run 1:
// manager
module manager(
input clk,rst,rstk,sw,
input [0:0]next,
input [3:0]n,
input [2:0]mode,
input [9:0]moneyget,
input [9:0]timeget,
input swm,
input [0:0]nextt,
output reg[9:0]initial_money,
output reg [9:0]per_money,
output reg[9:0]num_of_park,
output reg[9:0]initial_vipmoney,
output reg [9:0]averagetime,
output reg[63:0]show
    );
Settings: LEC_CHECK=0, ABC_AREA=1, CAP_MARGIN=15, CELL_PAD_IN_SITES_GLOBAL_PLACEMENT=0, CORE_MARGIN=2, CORE_UTILIZATION=70, CTS_CLUSTER_DIAMETER=227, GPL_ROUTABILITY_DRIVEN=1, GPL_TIMING_DRIVEN=1, MAX_ROUTING_LAYER=met4, MIN_ROUTING_LAYER=met1, SETUP_SLACK_MARGIN=2.35, SLEW_MARGIN=20, TNS_END_PERCENT=5; clock period 58.3 ns.
run.sh (not shown) runs the stock make flow with config.mk's settings and CLKGATE_MAP_FILE=.
Run 1: GRT-0232 in global routing (5_1_grt) -> run aborted
The inputs of run 2 differ from those of run 1 as listed below.
==> flow/config.mk <==
export PLATFORM = sky130hd
export DESIGN_NAME = manager
export DESIGN_NICKNAME = manager
export VERILOG_FILES = /design/flow/design.v
export SDC_FILE = /design/flow/constraint.sdc
export NUM_CORES = 4
export LEC_CHECK = 0
export CAP_MARGIN = 20
export CORE_MARGIN = 2
export CORE_UTILIZATION = 58
export SLEW_MARGIN = 20
==> flow/constraint.sdc <==
create_clock -name core_clock -period 98.4 [get_ports {clk}]
set_input_delay 19.6800 -clock core_clock [delete_from_list [all_inputs] [get_ports {clk}]]
set_output_delay 19.6800 -clock core_clock [all_outputs]
set_load 0.01 [all_outputs]
### Flow results
Both conditions hold for run 2: the flow ran to the end and the final layout passed the timing, DRC and antenna checks. | floorplan core density | run 2 vs run 1 | 13 points lower |. Looking at synthesized-area fraction occupied by adder cells, run 2 sits 0.49 points below run 1. Count of mapped cells out of synthesis, run 1 and run 2: larger value in run 1. Synthesized area per cell: lower on run 1. Between run 1 and run 2, the flow reports area of the mapped netlist increasing by a few percent. Height of the chip (lower): run 1. Sort run 1 and run 2 by area fraction in mux cells asc -> top: run 1.
For run 3, these inputs were changed with respect to run 2:
diff --git a/flow/config.mk b/flow/config.mk
--- a/flow/config.mk
+++ b/flow/config.mk
@@ -8,4 +8,4 @@
 export CAP_MARGIN = 20
 export CORE_MARGIN = 2
-export CORE_UTILIZATION = 58
+export CORE_UTILIZATION = 40
 export SLEW_MARGIN = 20
==> flow/constraint.sdc <==
create_clock -name core_clock -period 95.2 [get_ports {clk}]
set_input_delay 19.0400 -clock core_clock [delete_from_list [all_inputs] [get_ports {clk}]]
set_output_delay 19.0400 -clock core_clock [all_outputs]
set_load 0.01 [all_outputs]
==> results <==
Run 3 vs run 2, timing startpoint of the critical path: sumofcar[14]$_SDFFE_PP0P_ vs sumofcar[31]$_SDFFE_PP0P_. Run 2 ended up with sky130_fd_sc_hd__nor2_1 as its master of the slowest instance on the critical path; run 3 ended up with sky130_fd_sc_hd__nor4_1. Global-route wire length before repair: run 3 vs run 2, no meaningful difference. Run 3: share of the final layout cell area in sequential cells lower than run 2. Run 3 vs run 2 — maximum frequency climbed by a few percent. Sort run 3 and run 2 by floorplan core density, ascending, and run 3 comes first. Diff run 2..run 3 | total of max-cap violations | unchanged.
--- input diff run 3..run 4 ---
diff --git a/flow/config.mk b/flow/config.mk
--- a/flow/config.mk
+++ b/flow/config.mk
@@ -9,3 +9,4 @@
 export CORE_MARGIN = 2
 export CORE_UTILIZATION = 40
-export SLEW_MARGIN = 20
+export SLEW_MARGIN = 10
+export TNS_END_PERCENT = 40
==> flow/constraint.sdc <==
create_clock -name core_clock -period 120.0 [get_ports {clk}]
set_input_delay 24.0000 -clock core_clock [delete_from_list [all_inputs] [get_ports {clk}]]
set_output_delay 24.0000 -clock core_clock [all_outputs]
set_load 0.01 [all_outputs]
[summary]
Between run 4 and run 3, the number of cells on the worst reg-to-reg path does not differ in any meaningful way.
Run 4 against run 3: number of antenna violations at the first check in global routing went down, achievable frequency went down, tap cell count did not really move, pin count of the biggest net entering global routing went down, setup slack went up.
Looking only at register-to-register slack, and setting everything else aside, the lower value of run 3 and run 4 goes to run 3.
diff inputs: run 4 => run 5
diff --git a/flow/config.mk b/flow/config.mk
--- a/flow/config.mk
+++ b/flow/config.mk
@@ -6,7 +6,8 @@
 export NUM_CORES = 4
 export LEC_CHECK = 0
+export ABC_AREA = 0
 export CAP_MARGIN = 20
 export CORE_MARGIN = 2
-export CORE_UTILIZATION = 40
-export SLEW_MARGIN = 10
-export TNS_END_PERCENT = 40
+export CORE_UTILIZATION = 65
+export SLEW_MARGIN = 20
+export TNS_END_PERCENT = 5
==> flow/constraint.sdc <==
create_clock -name core_clock -period 61.0 [get_ports {clk}]
set_input_delay 12.2000 -clock core_clock [delete_from_list [all_inputs] [get_ports {clk}]]
set_output_delay 12.2000 -clock core_clock [all_outputs]
set_load 0.01 [all_outputs]
Notes after the runs:
Run 5 vs. run 4: number of ordinary and repair buffers in the finished layout went up by 1737.
In run 5 the implementation completed, yet the final layout does not meet the checks, the culprit being setup timing.
Run 4 finished every stage and its layout cleared the timing, DRC and antenna checks.
Going from run 4 to run 5, met2 routed wirelength increased by about 17% relative to the old numbers, worst-margin pin slew increased by 0.10 ns relative to the old numbers.
Run 5 gives less number of rows in the core area than run 4 did.
Delta (run 5 minus run 4): number of well taps decreased 827, maximum level of the CTS H-tree decreased 1, length in cells of the worst reg-to-reg path increased about 2.7%.
Run 5 ends up with a longest individual stage delay on the worst path that is 0.07 ns lower than in run 4.
What run 6 does differently from run 5 at the input level:
diff --git a/flow/config.mk b/flow/config.mk
--- a/flow/config.mk
+++ b/flow/config.mk
@@ -6,8 +6,6 @@
 export NUM_CORES = 4
 export LEC_CHECK = 0
-export ABC_AREA = 0
 export CAP_MARGIN = 20
 export CORE_MARGIN = 2
-export CORE_UTILIZATION = 65
+export CORE_UTILIZATION = 58
 export SLEW_MARGIN = 20
-export TNS_END_PERCENT = 5
==> flow/constraint.sdc <==
create_clock -name core_clock -period 80.1 [get_ports {clk}]
set_input_delay 16.0200 -clock core_clock [delete_from_list [all_inputs] [get_ports {clk}]]
set_output_delay 16.0200 -clock core_clock [all_outputs]
set_load 0.01 [all_outputs]
==> comparison <==
Per the final summary, run 6 finished and its layout is clean on timing, DRC and antenna.
Run 5 → run 6: number of logic stages on the critical path including buffering about even, routed wire length on met3 fell 6.8 mm, routed wire length fell about 10%.
Run 6 reports its timing startpoint of the critical path as sumofcar[21]$_SDFFE_PP0P_ while run 5 reports sumofcar[22]$_SDFFE_PP0P_.

* * *

== run A ==
Starting RTL as in the previous note.
export LEC_CHECK = 0
export CAP_MARGIN = 20
export CORE_MARGIN = 4
export CORE_UTILIZATION = 40
export CTS_CLUSTER_DIAMETER = 34
export CTS_CLUSTER_SIZE = 75
export SLEW_MARGIN = 20
create_clock -name core_clock -period 120.0 [get_ports {clk}]
Every stage of the flow completed for run A, and the final layout passed the timing, DRC and antenna checks.
--- input diff run A..run B ---
- swapping 4 for 3 in CORE_MARGIN
- putting CORE_ASPECT_RATIO at 0.6 where nothing was set
- clearing CTS_CLUSTER_DIAMETER, which used to be 34
- putting TNS_END_PERCENT at 40 where nothing was set
- swapping 20 for 10 in SLEW_MARGIN
- clearing CTS_CLUSTER_SIZE, which used to be 75
- putting ABC_AREA at 1 where nothing was set
==> results <==
Run B ended up with a lower number of clock buffer instances in the layout than run A did. Run B ended up with a higher initial cell density of the core than run A did. Setup slack: run B more than run A. When the final numbers for run B and run A were put side by side, the met3 usage turned out to be greater in run B. Side by side, inverter tally of the final layout excluding the clock network turned out higher in run B than in run A.
### run B -> run C
- a deleted TNS_END_PERCENT that had been 40
- a change of SLEW_MARGIN from 10 to 20
- a deleted CORE_ASPECT_RATIO that had been 0.6
- a change of CORE_MARGIN from 3 to 2
- an added PLACE_DENSITY of 0.37
- a change of CORE_UTILIZATION from 40 to 67
- a change of the clock period (ns, I/O delays scaled along) from 120.0 to 138.0
==> results <==
- Comparing run C and run B, the lower critical path depth was measured on run C.
- First-pass GRT wire length is lower on run C
- Insertion delay of the later-clocked pin in the worst-skew pair, run C and run B, lower one = run B.
- Against run B, cell area after layout in run C fell slightly.
- Per the comparison of run C with run B, clock-buffer cell count saw an increase; buffer count excluding the clock tree in the final layout shrank by 8; transition at the pin with the smallest max-transition slack increased by 30 ps relative to the old numbers; achievable frequency higher.
--- input diff run C..run D ---
- a change of CAP_MARGIN from 20 to 5
- a change of CORE_UTILIZATION from 67 to 65
- a deleted PLACE_DENSITY that had been 0.37
- an added TNS_END_PERCENT of 5
- a change of the clock period (ns, I/O delays scaled along) from 138.0 to 60.2
- Run D | ERROR | global routing (5_1_grt)
- Compared with run C, run D shows a higher setup fix buffers added after clock tree synthesis.
- Summary: with run C as the reference, cell area after placement in run D moved up by more than 10%.
- Of run C and run D, the run reporting the higher die span in y was run D.
Setup changes, run D to run E
- TNS_END_PERCENT: 5 -> unset
- CAP_MARGIN: 5 -> 20
- ABC_AREA: 1 -> unset
- the clock period (ns, I/O delays scaled along): 60.2 -> 98.4
### Flow results
Overall die height | run E above run D. Yosys stat chip area grows by a few percent when moving from run D to run E. Overall chip area delta (run E − run D): unfavourable. Run E ran to completion and came out clean on the timing, DRC and antenna checks. Synthesized-area fraction occupied by adder cells: lower on run E.

* * *

08-24:
Starting RTL as in the previous note.
Settings: LEC_CHECK=0, CAP_MARGIN=20, CELL_PAD_IN_SITES_GLOBAL_PLACEMENT=2, CORE_MARGIN=2, CORE_UTILIZATION=72, CTS_CLUSTER_DIAMETER=227, CTS_CLUSTER_SIZE=31, GPL_ROUTABILITY_DRIVEN=0, GPL_TIMING_DRIVEN=1, MAX_ROUTING_LAYER=met5, MIN_ROUTING_LAYER=met1, PLACE_DENSITY=0.84, SLEW_MARGIN=20; clock period 109.0 ns.
Status: 08-24 FAILED at global placement without I/O (tool error)
#### Input delta (10-01 over 08-24)
==> flow/config.mk <==
export PLATFORM = sky130hd
export DESIGN_NAME = manager
export DESIGN_NICKNAME = manager
export VERILOG_FILES = /design/flow/design.v
export SDC_FILE = /design/flow/constraint.sdc
export NUM_CORES = 4
export LEC_CHECK = 0
export CAP_MARGIN = 20
export CORE_MARGIN = 2
export CORE_UTILIZATION = 13
export SLEW_MARGIN = 20
==> flow/constraint.sdc <==
create_clock -name core_clock -period 138.0 [get_ports {clk}]
set_input_delay 27.6000 -clock core_clock [delete_from_list [all_inputs] [get_ports {clk}]]
set_output_delay 27.6000 -clock core_clock [all_outputs]
set_load 0.01 [all_outputs]
==> comparison <==
Of 08-24 and 10-01, just one finished clean: 10-01.
Sort 10-01 and 08-24 by vertical die dimension, ascending, and 08-24 comes first.
| initial cell density of the core | lower: 10-01 |
10-01 vs 08-24 — die boundary width rose 420 um.
Re xor/xnor share of the synthesized area: no difference whatsoever between 10-01 and 08-24.
Area reported by Yosys stat: 10-01 vs 08-24 identical
Number of synthesized register bits: 08-24 vs 10-01 identical
Synthesized area essentially unchanged between 08-24 and 10-01.
Relative to 08-24, the core region area of 10-01 is higher by 450%.
10-01 against 08-24; area enclosed by the die boundary is up by more than 100%.
The floorplan row count in 10-01 was higher than what 08-24 gave.

* * *

JK:
Starting RTL as in the previous note.
==> flow/design.v (excerpt) <==
module manager(
input clk,rst,rstk,sw,
input [0:0]next,
input [3:0]n,
input [2:0]mode,
input [9:0]moneyget,
input [9:0]timeget,
input swm,
input [0:0]nextt,
output reg[9:0]initial_money,
output reg [9:0]per_money,
output reg[9:0]num_of_park,
output reg[9:0]initial_vipmoney,
output reg [9:0]averagetime,
output reg[63:0]show
    );  
    reg nextti;
integer sumofcar;
reg [9:0]totaltime; 
reg [9:0]totalmoney;  
parameter set=3'b000;   
parameter ok=3'b001; 
parameter fail=3'b010;
parameter simoney=3'b011; 
parameter spmoney=3'b100; 
parameter snopark=3'b101;
parameter svmoney=3'b110;
parameter satime=3'b111;
parameter set_initial_money=3'b001;  
parameter set_per_money=3'b010;  
parameter set_initial_vipmoney=3'b011;  
parameter empty_park=3'b100;  
parameter set_park=3'b101;  
parameter show_money=3'b110;   
parameter zero = 8'b11000000;  
parameter one = 8'b11111001;   
parameter two = 8'b10100100;   
parameter three = 8'b10110000;
parameter four = 8'b10011001;  
parameter five = 8'b10010010;  
parameter six = 8'b10000010;   
parameter seven = 8'b11111000; 
parameter eight = 8'b10000000; 
parameter nine = 8'b10010000;  
  ...
clock: 109.0 ns
lec_check: 0
cap_margin: 20
cell_pad_in_sites_global_placement: 2
core_margin: 2
core_utilization: 72
cts_cluster_diameter: 227
gpl_routability_driven: 0
gpl_timing_driven: 1
max_routing_layer: met5
min_routing_layer: met1
place_density: 0.95
slew_margin: 20
JK did not finish; a tool error ended it in global placement without I/O (3_1_place_gp_skip_io).
Setup changes, JK to MS
- CELL_PAD_IN_SITES_GLOBAL_PLACEMENT no longer set, was 2
- MAX_ROUTING_LAYER no longer set, was met5
- GPL_ROUTABILITY_DRIVEN no longer set, was 0
- CTS_CLUSTER_DIAMETER no longer set, was 227
- PLACE_DENSITY no longer set, was 0.95
- GPL_TIMING_DRIVEN no longer set, was 1
- CORE_UTILIZATION now 39, was 72
- MIN_ROUTING_LAYER no longer set, was met1
- the clock period (ns, I/O delays scaled along) now 95.2, was 109.0
==> results <==
Looking only at vertical extent of the die, and setting everything else aside, the lower value of JK and MS goes to JK.
From MS to JK, area fraction in and, or, nand and nor cells did not move at all.
Both conditions hold for MS: the flow ran to the end and the final layout passed the timing, DRC and antenna checks.
Per the comparison of MS with JK, total cell area reported by yosys after synthesis about even, post-synthesis xor/xnor area fraction stayed essentially flat, floorplan core density decreased 33 points, area of the core now sits higher, synthesized cell count shows no meaningful change.
The die area reported for MS is greater than that of JK by 81,000 um2.
Here is what was changed in the inputs of AL compared with MS.
- swapping 39 for 65 in CORE_UTILIZATION
- putting TNS_END_PERCENT at 5 where nothing was set
- putting ABC_AREA at 1 where nothing was set
- swapping 20 for 15 in CAP_MARGIN
- swapping 95.2 for 60.6 in the clock period (ns, I/O delays scaled along)
AL did not finish; a tool error ended it in global routing (5_1_grt). MS | status: complete | timing, DRC, antenna: pass. Looking at synthesized area, AL sits about 3.2% lower than MS does. [AL vs MS] number of library cell types mapped by synthesis: lower in AL. AL vs. MS: HPWL after detailed placement down 6000 um; site row count down 24%; synthesized instance count up 1,153. Cell area after placement in AL is about 15% above MS.

* * *

Setup of P:
Starting RTL as in the previous note.
clock: 82.5 ns
lec_check: 0
cap_margin: 20
cell_pad_in_sites_global_placement: 0
core_margin: 2
core_utilization: 66
cts_cluster_diameter: 227
gpl_routability_driven: 1
gpl_timing_driven: 1
max_routing_layer: met5
min_routing_layer: met1
setup_slack_margin: 2.35
slew_margin: 20
Both conditions hold for P: the flow ran to the end and the final layout passed the timing, DRC and antenna checks.
What Q does differently from P at the input level:
==> flow/config.mk <==
export PLATFORM = sky130hd
export DESIGN_NAME = manager
export DESIGN_NICKNAME = manager
export VERILOG_FILES = /design/flow/design.v
export SDC_FILE = /design/flow/constraint.sdc
export NUM_CORES = 4
export LEC_CHECK = 0
export CAP_MARGIN = 20
export CELL_PAD_IN_SITES_GLOBAL_PLACEMENT = 2
export CORE_MARGIN = 2
export CORE_UTILIZATION = 72
export CTS_CLUSTER_DIAMETER = 227
export CTS_CLUSTER_SIZE = 89
export GPL_ROUTABILITY_DRIVEN = 0
export GPL_TIMING_DRIVEN = 1
export MAX_ROUTING_LAYER = met5
export MIN_ROUTING_LAYER = met1
export PLACE_DENSITY = 0.37
export SLEW_MARGIN = 20
==> flow/constraint.sdc <==
create_clock -name core_clock -period 109.0 [get_ports {clk}]
set_input_delay 21.8000 -clock core_clock [delete_from_list [all_inputs] [get_ports {clk}]]
set_output_delay 21.8000 -clock core_clock [all_outputs]
set_load 0.01 [all_outputs]
## What came out
- On tally of unique sky130hd cells used after synthesis, P tracks Q almost exactly.
- In the flow results for Q and P, the die outline width is larger on P.
- Comparing Q and P, the lower area of the core is on Q.
- Compared to P, Q has die outline height about 4% lower.
- Q did not make it past global placement without I/O, where a tool error ended it.
- P went all the way through the flow, and no timing, DRC or antenna check failed.
- Taking P as the reference, in Q die size shows a reduction of about 8%, area after synthesis shows no meaningful change, starting density of the core shows an increase of 6.0 points.
Inputs modified between Q and R:
==> flow/config.mk <==
export PLATFORM = sky130hd
export DESIGN_NAME = manager
export DESIGN_NICKNAME = manager
export VERILOG_FILES = /design/flow/design.v
export SDC_FILE = /design/flow/constraint.sdc
export NUM_CORES = 4
export LEC_CHECK = 0
export ABC_AREA = 1
export CAP_MARGIN = 20
export CORE_MARGIN = 2
export CORE_UTILIZATION = 58
export SLEW_MARGIN = 20
export TNS_END_PERCENT = 5
==> flow/constraint.sdc <==
create_clock -name core_clock -period 60.6 [get_ports {clk}]
set_input_delay 12.1200 -clock core_clock [delete_from_list [all_inputs] [get_ports {clk}]]
set_output_delay 12.1200 -clock core_clock [all_outputs]
set_load 0.01 [all_outputs]
==> results <==
- The flow ran to completion for all of Q and R but Q, which stopped partway.
- R -> stages 100% | layout checks FAIL | negative setup slack
- Q did not finish; a tool error ended it in global placement without I/O.
- Of R and Q, the run reporting the lower post-synthesis compound-gate area fraction was R.
- Sort R and Q by cell total in the yosys stat output desc -> top: R
- Average footprint of a synthesized cell on R is down relative to Q.
- Diff R..Q | number of enable flip-flop cells | unchanged
- Comparing R and Q, the lower chip area in the Yosys report was measured on R.
- Q -> R: synthesized area decreased by a few percent
- Q → R: simple-gate share of the synthesized area went up; die size went up.
